== v6 ==
Design calculator, start of the top module:
module calculator #(parameter BCDdigits = 2,parameter cols_count=4,parameter rows_count=4)(
                                                                                          input clk,rst,start,
                                                                                          output [cols_count-1:0] cols,
                                                                                          input [rows_count-1:0] rows,
                                                                                          output reg [7:0] digit1,digit2,digit3,digit4,
                                                                                          output reg sign);
clock: 87.7 ns
lec_check: 0
abc_area: 0
cap_margin: 30
core_aspect_ratio: 1.14
core_margin: 2
core_utilization: 50
cts_cluster_size: 32
hold_slack_margin: 0.29
place_density: 0.66
slew_margin: 25
run.sh (not shown) runs the stock make flow with config.mk's settings and CLKGATE_MAP_FILE=.
Having completed the whole flow, v6 delivered a layout that passed the timing, design-rule and antenna checks.
Input changes introduced in v7 (baseline for comparison: v6):
Settings: clearing CTS_CLUSTER_SIZE, which used to be 32; swapping 50 for 40 in CORE_UTILIZATION; clearing CORE_ASPECT_RATIO, which used to be 1.14; swapping 30 for 20 in CAP_MARGIN; swapping 25 for 20 in SLEW_MARGIN; clearing HOLD_SLACK_MARGIN, which used to be 0.29; clearing PLACE_DENSITY, which used to be 0.66; clearing ABC_AREA, which used to be 0; swapping 87.7 for 85.0 in the clock period (ns, I/O delays scaled along).
Notes after the runs:
- Row fraction of standard cell area in multi-input logic: v7 lower / v6 higher
- Compare v7 and v6 | buffering overhead lower: v6
- Critical path data arrival time delta for v7 relative to v6: 2.01 ns lower
- Summary: worst setup slack after placement, v7 worse than v6


== the reference run ==
Starting RTL as in the previous note.
==> flow/design.v (excerpt) <==
module calculator #(parameter BCDdigits = 2,parameter cols_count=4,parameter rows_count=4)(
                                                                                          input clk,rst,start,
                                                                                          output [cols_count-1:0] cols,
                                                                                          input [rows_count-1:0] rows,
                                                                                          output reg [7:0] digit1,digit2,digit3,digit4,
                                                                                          output reg sign);
  wire [BCDdigits*4*2-1:0] display;
  wire [3:0]encode_data;
  wire done,ack;
  keypad_controller kpad_controller(.clk(clk), .rst(rst), .enable(start), .ack(ack),.cols(cols),.rows(rows),.encode_data(encode_data),.done(done));
  control_logic control_logic(.data(encode_data), .clk(clk), .rst(rst), .done(done), .ack(ack), .display(display),.sign(sign));
  display disp(.display_data(display[15:0]),.seven_seg_data1(digit1),.seven_seg_data2(digit2),.seven_seg_data3(digit3),.seven_seg_data4(digit4));
 endmodule
Settings: LEC_CHECK=0, ABC_AREA=1, CAP_MARGIN=5, CORE_MARGIN=2, CORE_UTILIZATION=72, CTS_CLUSTER_DIAMETER=41, CTS_CLUSTER_SIZE=85, PLACE_DENSITY_LB_ADDON=0.21, SLEW_MARGIN=20; clock period 57.1 ns.
Run status, the reference run: aborted in 5_1_grt, error GRT-0232
Relative to the reference run, the following input files were edited for the trial run:
- clearing ABC_AREA, which used to be 1
- clearing CTS_CLUSTER_SIZE, which used to be 85
- clearing CTS_CLUSTER_DIAMETER, which used to be 41
- swapping 72 for 68 in CORE_UTILIZATION
- clearing PLACE_DENSITY_LB_ADDON, which used to be 0.21
- swapping 5 for 20 in CAP_MARGIN
- swapping 57.1 for 85.1 in the clock period (ns, I/O delays scaled along)
==> results <==
On die area: the trial run sits below the reference run.
The trial run vs. the reference run: area reported by Yosys stat went down by 5500 um^2.
Against the reference run, the trial run comes in 0.97 points higher on sequential area share after synthesis.
Going from the reference run to the trial run, number of standard cells after synthesis shrinks by 1514.
HPWL after detailed placement: the trial run < the reference run
Diff the reference run -> the trial run: number of different library cells in the post-synthesis netlist climbed 55%; total standard cell area after synthesis dropped 13%.
Looking at the reports, the trial run completed the entire flow and the layout it produced met the timing, design-rule and antenna checks.


calculator again, from the RTL that the note above started with.
make LEC_CHECK=0 ABC_AREA=1 CAP_MARGIN=20 CELL_PAD_IN_SITES_DETAIL_PLACEMENT=1 CELL_PAD_IN_SITES_GLOBAL_PLACEMENT=3 CORE_ASPECT_RATIO=0.53 CORE_MARGIN=7 CORE_UTILIZATION=40 GPL_ROUTABILITY_DRIVEN=0 PLACE_DENSITY_LB_ADDON=0.02 SETUP_SLACK_MARGIN=5.0 SLEW_MARGIN=15 TNS_END_PERCENT=35 finish   # period 58.0 ns
The baseline finished but fails on negative setup slack.
Change:
Settings changed: ABC_AREA 1 to default, CELL_PAD_IN_SITES_DETAIL_PLACEMENT 1 to default, CELL_PAD_IN_SITES_GLOBAL_PLACEMENT 3 to default, CORE_ASPECT_RATIO 0.53 to default, CORE_MARGIN 7 to 2, CORE_UTILIZATION 40 to 12, GPL_ROUTABILITY_DRIVEN 0 to default, PLACE_DENSITY_LB_ADDON 0.02 to default, SETUP_SLACK_MARGIN 5.0 to default, SLEW_MARGIN 15 to 20, TNS_END_PERCENT 35 to default.
Clock period 58.0 ns to 116.0 ns, I/O delays scaled along.
=> The changed run produced a clean layout; cell count rose by 0.88%; clock skew fell by 3.0 ps.
Change:
Settings changed: ABC_AREA from default to 1, CORE_UTILIZATION 12 to 69, CTS_CLUSTER_SIZE from default to 98, PLACE_DENSITY from default to 0.39.
Clock period 116.0 ns to 58.4 ns, I/O delays scaled along.
Effect:
- The changed run produced a clean layout
- die size goes down by 80%
- worst hold slack gets worse by 50 ps
- clock-buffer cell count went up by 2
- setup slack is worse by 19000 ps
- sequential share of layout area goes down by 0.92 points
- global-route usage rises by 30 points
- synthesized area increases by 15%
- flip-flop count stays the same
- fmax rises by 67%
- clock skew barely changes
Change:
Settings changed: ABC_AREA 1 to default, CORE_UTILIZATION 69 to 40, CTS_CLUSTER_SIZE 98 to default, GPL_ROUTABILITY_DRIVEN from default to 0, PLACE_DENSITY 0.39 to default.
Clock period 58.4 ns to 52.6 ns, I/O delays scaled along.
After rerunning: Now the flow ran to the end with violations: negative setup slack. Maximum frequency falls by 22%. Setup slack loses 22000 ps. Design area rose by about 20%.


Starting RTL as in the previous note.
Settings: LEC_CHECK=0, CAP_MARGIN=20, CORE_ASPECT_RATIO=0.5, CORE_MARGIN=8, CORE_UTILIZATION=57, CTS_CLUSTER_DIAMETER=187, CTS_CLUSTER_SIZE=99, GPL_ROUTABILITY_DRIVEN=0, GPL_TIMING_DRIVEN=0, SLEW_MARGIN=40, TNS_END_PERCENT=5; clock period 85.0 ns.
Then changed:
Settings changed: CORE_ASPECT_RATIO 0.5 to unset, CORE_MARGIN 8 to 2, CORE_UTILIZATION 57 to 40, CTS_CLUSTER_DIAMETER 187 to unset, CTS_CLUSTER_SIZE 99 to unset, GPL_ROUTABILITY_DRIVEN 0 to unset, GPL_TIMING_DRIVEN 0 to unset, SLEW_MARGIN 40 to 20, TNS_END_PERCENT 5 to unset.
Clock period 85.0 ns to 48.7 ns, I/O delays scaled along.
Result: Now the flow reached the layout checks and failed them: setup timing. Design area climbs by 37%. Clock skew decreases by 0.0058 ns. Register-to-register slack degrades by 27 ns. Non-clock buffer count climbs by 1890.


## build 49
Starting RTL as in the previous note.
clock: 140.0 ns
lec_check: 0
abc_area: 1
cap_margin: 20
cell_pad_in_sites_global_placement: 1
core_aspect_ratio: 1.14
core_margin: 2
core_utilization: 30
cts_cluster_diameter: 235
cts_cluster_size: 63
gpl_routability_driven: 1
max_routing_layer: met4
place_density_lb_addon: 0.13
slew_margin: 15
tns_end_percent: 10
Build 49 finished every stage and its layout cleared the timing, design-rule and antenna checks.
What build 23 does differently from build 49 at the input level:
Settings: clearing TNS_END_PERCENT, which used to be 10; clearing MAX_ROUTING_LAYER, which used to be met4; swapping 1 for 0 in ABC_AREA; swapping 20 for 35 in CAP_MARGIN; swapping 1 for 0 in GPL_ROUTABILITY_DRIVEN; clearing PLACE_DENSITY_LB_ADDON, which used to be 0.13; swapping 15 for 25 in SLEW_MARGIN; clearing CELL_PAD_IN_SITES_GLOBAL_PLACEMENT, which used to be 1; swapping 235 for 292 in CTS_CLUSTER_DIAMETER; swapping 30 for 36 in CORE_UTILIZATION.
Findings:
Taking build 23 as 1.0, build 49 lands at 1.3 on filler-free cell count of the finished design.
Last element of the critical path: digit4[6]$_DFF_P_ -> build 23, digit4[3]$_DFF_P_ -> build 49
Re clock-pin transition on the worst setup and hold timing paths: build 23 is 0.02 ns up on build 49.
Lower share of synthesized cell area in and, or, nand and nor gates was reported by build 23, not build 49.
Looking at critical path depth across build 49 and build 23, the one that comes out lower is build 23.
Vias per cell in build 23 vs build 49: up about 23%
Build 49 → build 23: shortest period the worst path allows saw an increase.
Synthesized cell count for build 23 is lower than for build 49.
Modified inputs, build 27 compared to build 23
Settings: a change of CORE_UTILIZATION from 36 to 65; a change of CAP_MARGIN from 35 to 15; a deleted CTS_CLUSTER_DIAMETER that had been 292; a deleted GPL_ROUTABILITY_DRIVEN that had been 0; a change of the clock period (ns, I/O delays scaled along) from 140.0 to 80.0.
[summary]
- Looking at top layer reached by signal wires, the met4 result is from build 27; the met5 one comes from build 23.
- | number of vias after detailed routing | build 27 vs build 23 | worse |
- Global-route usage in build 27 vs build 23: up 19 points
- The clock latency reported for the late side of the worst-skew pair of build 27 and that of build 23 are within noise of each other.
- Well-tap cell count on build 27 is down relative to build 23.
- Compared to build 23, build 27 shows a narrower setup margin.
- Of build 27 and build 23, the lower number of fill cells belongs to build 27.
- Taking build 23 as the reference, in build 27 non-clock buffer count +about 360%; area of all placed cells without fillers +about 9%; compound-cell area share of the yosys netlist ~0 delta.
Modified inputs, build 46 compared to build 27
Settings: an added CTS_CLUSTER_DIAMETER of 235; an added GPL_ROUTABILITY_DRIVEN of 1; an added CELL_PAD_IN_SITES_GLOBAL_PLACEMENT of 1; a change of CAP_MARGIN from 15 to 5; a change of CORE_UTILIZATION from 65 to 36; a change of the clock period (ns, I/O delays scaled along) from 80.0 to 140.0.
==> comparison <==
Re combined buffer and inverter count along the critical path: build 46 is 2 down on build 27.
For final instance area, dividing the value from build 27 by the value from build 46 gives 1.09.
Per the comparison of build 46 with build 27, worst hold slack shows an increase of 0.013 ns, final period utilization shows a reduction of 27 points.
Here is what was changed in the inputs of build 47 compared with build 46.
Settings: CELL_PAD_IN_SITES_GLOBAL_PLACEMENT no longer set, was 1; CTS_CLUSTER_SIZE now 99, was 63; CORE_ASPECT_RATIO now 0.5, was 1.14; CORE_UTILIZATION now 50, was 36; GPL_ROUTABILITY_DRIVEN no longer set, was 1; CTS_CLUSTER_DIAMETER now 158, was 235; CAP_MARGIN now 35, was 5.
## What came out
| inserted tap cell count | higher: build 46 |
Final area: build 47 and build 46 compared, lower one is build 47
Between build 47 and build 46, it is build 47 whose layout overhead on the synthesized area is lower, by 1.2 points.
The relative slew slack in build 47 sits 2.7 points below the value recorded for build 46.
As far as xor/xnor cell area share of the yosys netlist goes, build 47 and build 46 are indistinguishable; the numbers are identical.
Going from build 46 to build 47, wire length shrank by more than 10%.


Starting RTL as in the previous note.
Settings: LEC_CHECK=0, ABC_AREA=1, CAP_MARGIN=20, CORE_MARGIN=2, CORE_UTILIZATION=72, CTS_CLUSTER_DIAMETER=400, CTS_CLUSTER_SIZE=95, PLACE_DENSITY=0.42, SETUP_SLACK_MARGIN=-1.34, SLEW_MARGIN=20; clock period 76.4 ns.
The baseline finished clean.
Rerun with:
ABC_AREA = default   (was 1)
CORE_UTILIZATION = 40   (was 72)
CTS_CLUSTER_DIAMETER = default   (was 400)
CTS_CLUSTER_SIZE = default   (was 95)
PLACE_DENSITY = default   (was 0.42)
SETUP_SLACK_MARGIN = default   (was -1.34)
clock period = 81.7 ns   (was 76.4 ns; I/O delays follow)
After rerunning: The changed run completed without violations; wire length came out higher by 0.55%; setup slack loses 2.0 ns; cell area drops by 4.3%; global-route usage is lower by 14 points; maximum frequency decreases by 9.4%; synthesized area went down by 13%; flip-flop count stays the same.


Starting RTL as in the previous note.
Settings: LEC_CHECK=0, ABC_AREA=1, CAP_MARGIN=20, CORE_MARGIN=2, CORE_UTILIZATION=72, CTS_CLUSTER_DIAMETER=41, HOLD_SLACK_MARGIN=-0.09, PLACE_DENSITY_LB_ADDON=0.21, SLEW_MARGIN=40; clock period 57.1 ns.
The first run produced a layout that fails on max-capacitance violations, max-slew violations, negative setup slack.
Rerun with:
Settings changed: ABC_AREA 1 to not set, CORE_UTILIZATION 72 to 30, CTS_CLUSTER_DIAMETER 41 to not set, HOLD_SLACK_MARGIN -0.09 to not set, PLACE_DENSITY_LB_ADDON 0.21 to not set, SLEW_MARGIN 40 to 20.
Clock period 57.1 ns to 115.0 ns, I/O delays scaled along.
The new run completed with no timing, DRC or antenna violations.
Sequential cell count stays the same.
Area after synthesis goes down by 13%.
Worst hold slack stays flat.
Final cell count shrinks by 16%.
Rerun with:
Settings changed: CORE_UTILIZATION 30 to 65, HOLD_SLACK_MARGIN set to -0.1.
Clock period 115.0 ns to 72.9 ns, I/O delays scaled along.
- Now the flow finished but fails on negative setup slack
- worst setup slack gets worse by 22 ns
- clock-buffer cell count stays the same
- clock skew barely changes
- global-route usage rises by 21 points
- critical path depth is higher by 2


## red
Starting RTL as in the previous note.
==> flow/config.mk <==
export PLATFORM = sky130hd
export DESIGN_NAME = calculator
export DESIGN_NICKNAME = calculator
export VERILOG_FILES = /design/flow/design.v
export SDC_FILE = /design/flow/constraint.sdc
export NUM_CORES = 4
export LEC_CHECK = 0
export ABC_AREA = 0
export CAP_MARGIN = 35
export CORE_ASPECT_RATIO = 1.14
export CORE_MARGIN = 2
export CORE_UTILIZATION = 50
export CTS_CLUSTER_DIAMETER = 156
export CTS_CLUSTER_SIZE = 99
export SLEW_MARGIN = 25
export TNS_END_PERCENT = 20
==> flow/constraint.sdc <==
create_clock -name core_clock -period 140.0 [get_ports {clk}]
set_input_delay 28.0000 -clock core_clock [delete_from_list [all_inputs] [get_ports {clk}]]
set_output_delay 28.0000 -clock core_clock [all_outputs]
set_load 0.01 [all_outputs]
red was carried through to the last stage, and its layout satisfied the timing, design-rule and antenna checks.
The following lists how blue was set up differently from red:
Settings: removing TNS_END_PERCENT (formerly 20); changing CTS_CLUSTER_SIZE from 99 to 100; changing CTS_CLUSTER_DIAMETER from 156 to 396; changing SLEW_MARGIN from 25 to 10; changing CORE_UTILIZATION from 50 to 57.
==> comparison <==
- The run with more routed wire is red, not blue.
- The area taken by multi-input logic gates was comparable across blue and red.
- Compared with red, blue shows filler cell count in the final layout lower by 894.
- For red, the highest metal layer used by the detailed router was met5, unlike blue, where it was met4.
- red fits on a die that is larger than the die of blue.


Starting RTL as in the previous note.
==> flow/config.mk <==
export PLATFORM = sky130hd
export DESIGN_NAME = calculator
export DESIGN_NICKNAME = calculator
export VERILOG_FILES = /design/flow/design.v
export SDC_FILE = /design/flow/constraint.sdc
export NUM_CORES = 4
export LEC_CHECK = 0
export ABC_AREA = 0
export CAP_MARGIN = 20
export CELL_PAD_IN_SITES_GLOBAL_PLACEMENT = 1
export CORE_ASPECT_RATIO = 1.14
export CORE_MARGIN = 2
export CORE_UTILIZATION = 36
export CTS_CLUSTER_DIAMETER = 235
export CTS_CLUSTER_SIZE = 63
export GPL_ROUTABILITY_DRIVEN = 1
export MAX_ROUTING_LAYER = met4
export SLEW_MARGIN = 25
export TNS_END_PERCENT = 10
==> flow/constraint.sdc <==
create_clock -name core_clock -period 140.0 [get_ports {clk}]
set_input_delay 28.0000 -clock core_clock [delete_from_list [all_inputs] [get_ports {clk}]]
set_output_delay 28.0000 -clock core_clock [all_outputs]
set_load 0.01 [all_outputs]
The starting point passed the timing, design-rule and antenna checks.
Change:
- CAP_MARGIN: 20 -> 35
- CELL_PAD_IN_SITES_GLOBAL_PLACEMENT: 1 -> default
- CORE_UTILIZATION: 36 -> 30
- CTS_CLUSTER_DIAMETER: 235 -> 167
- CTS_CLUSTER_SIZE: 63 -> 100
- GPL_ROUTABILITY_DRIVEN: 1 -> default
- MAX_ROUTING_LAYER: met4 -> default
- TNS_END_PERCENT: 10 -> default
The new run passed the timing, design-rule and antenna checks.
Fmax climbs by a few percent.
Core utilization drops by 6.2 points.
Final cell count climbs by a few percent.
Sequential share of layout area hardly moves.
Hold slack loses 4.3 ps.
Global-route usage drops by 8.6 points.
Die area climbs by about a fifth.
Change:
- CAP_MARGIN: 35 -> 0
- CORE_MARGIN: 2 -> 7
- CORE_UTILIZATION: 30 -> 50
- CTS_CLUSTER_DIAMETER: 167 -> 163
- GPL_ROUTABILITY_DRIVEN: default -> 0
- TNS_END_PERCENT: default -> 10
What happened: The new run went through all stages and came out clean; die size decreases by 35%; maximum frequency decreases by 1.2%; worst setup slack is worse by 1100 ps; final cell count decreases by 9.6%; global-route usage increases by 11 points; area after synthesis does not change; count of clock-buffer cells in the layout decreases by 1; worst hold slack is worse by 43 ps.
Change:
- CAP_MARGIN: 0 -> 35
- CELL_PAD_IN_SITES_GLOBAL_PLACEMENT: default -> 1
- CORE_MARGIN: 7 -> 2
- CORE_UTILIZATION: 50 -> 36
- CTS_CLUSTER_DIAMETER: 163 -> 292
- CTS_CLUSTER_SIZE: 100 -> 63
- GPL_ROUTABILITY_DRIVEN: 0 -> 1
- HOLD_SLACK_MARGIN: default -> 0.21
- TNS_END_PERCENT: 10 -> default
Flip-flop count does not change.
Wire length climbs by 12%.
Area after synthesis stays the same.
Register-to-register slack gets better by 100 ps.
Sequential share of layout area is about the same.
